Design gca_dlnv, start of the top module:
module gca_dlnv(
    input [31:0]    coord0,
    input [31:0]    coord1,
    input           ld,
    input           step,
    input           CLK,
    output          FC,
    output [20:0]   ADDR
);
export LEC_CHECK = 0
export CAP_MARGIN = 20
export CORE_MARGIN = 2
export CORE_UTILIZATION = 72
export CTS_CLUSTER_DIAMETER = 32
export CTS_CLUSTER_SIZE = 80
export MAX_ROUTING_LAYER = met4
export PLACE_DENSITY_LB_ADDON = 0.04
export SETUP_SLACK_MARGIN = 1.27
export SLEW_MARGIN = 20
create_clock -name core_clock -period 4.52 [get_ports {CLK}]
run.sh (not shown) runs the stock make flow with config.mk's settings and CLKGATE_MAP_FILE=.
Rerun with:
Settings changed: CAP_MARGIN 20 to 30, CTS_CLUSTER_DIAMETER 32 to 358, CTS_CLUSTER_SIZE 80 to unset, MAX_ROUTING_LAYER met4 to unset, PLACE_DENSITY set to 0.67, PLACE_DENSITY_LB_ADDON 0.04 to unset, SETUP_SLACK_MARGIN 1.27 to unset.
Clock period 4.52 ns to 3.78 ns, I/O delays scaled along.
After rerunning:
- The changed run finished with setup timing left
- wire length decreases by 14%
- flip-flop count stays the same
- via count came out lower by 6.6%
- clock-buffer cell count fell by 1
- worst setup slack gets worse by 0.60 ns
Rerun with:
Settings changed: CAP_MARGIN 30 to 20, CORE_UTILIZATION 72 to 39, CTS_CLUSTER_DIAMETER 358 to unset, PLACE_DENSITY 0.67 to unset.
Clock period 3.78 ns to 4.56 ns, I/O delays scaled along.
=>
- With this change the flow finished clean
- cell area falls by a few percent
- area after synthesis stays the same
- via count falls by a little under a tenth
- worst hold slack is worse by 0.0081 ns
Rerun with:
Settings changed: CORE_UTILIZATION 39 to 11.
Clock period 4.56 ns to 5.19 ns, I/O delays scaled along.
- worst hold slack is better by 0.0064 ns
- first-iteration DRC count shrinks by a little under a tenth
- die area climbs to 3.5 times its value
- clock skew hardly moves
- sequential share of layout area went down by 1.4 points

---

gca_dlnv again, from the RTL that the note above started with.
==> flow/design.v (excerpt) <==
module gca_dlnv(
    input [31:0]    coord0,
    input [31:0]    coord1,
    input           ld,
    input           step,
    input           CLK,
    output          FC,
    output [20:0]   ADDR
);
Settings: LEC_CHECK=0, ABC_AREA=1, CAP_MARGIN=15, CELL_PAD_IN_SITES_GLOBAL_PLACEMENT=1, CORE_MARGIN=5, CORE_UTILIZATION=69, CTS_CLUSTER_DIAMETER=263, GPL_ROUTABILITY_DRIVEN=0, GPL_TIMING_DRIVEN=1, MIN_ROUTING_LAYER=met1, PLACE_DENSITY_LB_ADDON=0.18, SLEW_MARGIN=20, TNS_END_PERCENT=50; clock period 4.19 ns.
The baseline failed in 3_1_place_gp_skip_io, error FLW-0024.
Next try:
Settings changed: ABC_AREA 1 to 0, CAP_MARGIN 15 to 10, CELL_PAD_IN_SITES_GLOBAL_PLACEMENT 1 to default, CORE_MARGIN 5 to 2, CTS_CLUSTER_DIAMETER 263 to 50, GPL_TIMING_DRIVEN 1 to 0, SLEW_MARGIN 20 to 30.
Result: The new run went through all stages and came out clean. Area after synthesis shrinks by 6.9%. Die area shrinks by 15%. Synthesized cell count shrinks by 25%.
Next try:
Settings changed: ABC_AREA 0 to 1, CORE_UTILIZATION 69 to 57, CTS_CLUSTER_DIAMETER 50 to 206, CTS_CLUSTER_SIZE from default to 100, GPL_TIMING_DRIVEN 0 to 1, TNS_END_PERCENT 50 to 40.
The changed run finished clean.
Setup slack gets better by 330 ps.
Area after synthesis increases by 7.5%.
Routed wire length increases by 11%.
Design area increases by 4.4%.
Clock-buffer cell count decreases by 1.
Via count increases by 13%.
First-iteration DRC count decreases by 13%.
Flip-flop count is unchanged.
Next try:
Settings changed: ABC_AREA 1 to 0, CORE_ASPECT_RATIO from default to 0.5, CORE_MARGIN 2 to 9, CORE_UTILIZATION 57 to 69, CTS_CLUSTER_DIAMETER 206 to 50, CTS_CLUSTER_SIZE 100 to 16, SLEW_MARGIN 30 to 20, TNS_END_PERCENT 40 to 5.
The new run finished clean; via count is lower by 12%; final cell count came out lower by 24%; final area goes down by 5.4%; synthesized cell count falls by 25%; hold slack gains 42 ps; worst setup slack loses 310 ps; synthesized area came out lower by 6.9%; utilization climbs by 16 points.

---

gca_dlnv again, from the RTL that the note above started with.
Settings: LEC_CHECK=0, CAP_MARGIN=20, CORE_MARGIN=7, CORE_UTILIZATION=40, HOLD_SLACK_MARGIN=0.06, MAX_ROUTING_LAYER=met4, SLEW_MARGIN=10, TNS_END_PERCENT=80; clock period 6.99 ns.
The baseline went through all stages and came out clean.
Rerun with:
Settings changed: CORE_MARGIN 7 to 2, CORE_UTILIZATION 40 to 51, HOLD_SLACK_MARGIN 0.06 to not set, MAX_ROUTING_LAYER met4 to not set, SLEW_MARGIN 10 to 20, TNS_END_PERCENT 80 to not set.
Clock period 6.99 ns to 4.06 ns, I/O delays scaled along.
=>
- The changed run completed with no timing, DRC or antenna violations
- via count climbs by a few percent
- count of clock-buffer cells in the layout went down by 4
- design area went up by a few percent
- clock skew is lower by 0.0043 ns
- routed wire length is about the same
- die area came out lower by a quarter to a third
- first-iteration DRC count drops by roughly a tenth
Rerun with:
Settings changed: CORE_UTILIZATION 51 to 66, SETUP_SLACK_MARGIN set to 1.0.
Clock period 4.06 ns to 3.9 ns, I/O delays scaled along.
=>
- This time the run reached the layout checks and failed them: setup timing
- wire length goes up by 37%
- synthesized area is unchanged
- clock-buffer cell count is unchanged
- utilization goes up by 31 points
- flip-flop count stays the same
- die size goes down by 22%
- critical path depth does not change
- global-route usage goes up by 12 points
- via count goes up by 23%
- fmax goes down by 9.9%
Rerun with:
Settings changed: CORE_UTILIZATION 66 to 50, SETUP_SLACK_MARGIN 1.0 to 0.73.
Clock period 3.9 ns to 2.53 ns, I/O delays scaled along.
Outcome: The new run produced a layout that fails on setup timing. Core utilization drops by 9.0 points. Global-route usage decreases by 5.9 points. Sequential cell count is unchanged. Worst hold slack gains 0.083 ns. Via count is about the same. Sequential share of layout area came out lower by 2.3 points. Wire length shrinks by about 1.2%. Die area climbs by 31%. Clock skew rises by 0.011 ns.
Rerun with:
Settings changed: ABC_AREA set to 1, CORE_UTILIZATION 50 to 60, CTS_CLUSTER_DIAMETER set to 94, SETUP_SLACK_MARGIN 0.73 to not set.
Clock period 2.53 ns to 2.75 ns, I/O delays scaled along.
What happened:
- The new run produced a layout that fails on setup timing
- global-route usage rose by 6.0 points
- setup slack improved by 0.84 ns
- sequential cell count is unchanged
- via count increases by 14%
- fmax went up by 19%
- cell count climbs by 11%
- die size came out lower by 10%
Rerun with:
Settings changed: ABC_AREA 1 to not set, CAP_MARGIN 20 to 5, CORE_UTILIZATION 60 to 72, CTS_CLUSTER_DIAMETER 94 to not set, CTS_CLUSTER_SIZE set to 99.
Clock period 2.75 ns to 4.06 ns, I/O delays scaled along.
=> The new run finished with timing, DRC and antenna clean; cell area shrinks by 22%; synthesized cell count shrinks by 25%; via count shrinks by 25%; final cell count shrinks by 31%; critical path depth shrinks by 2; synthesized area shrinks by 6.9%; maximum frequency shrinks by 17%; sequential share of layout area grows by 3.7 points; non-clock buffer count shrinks by 208.
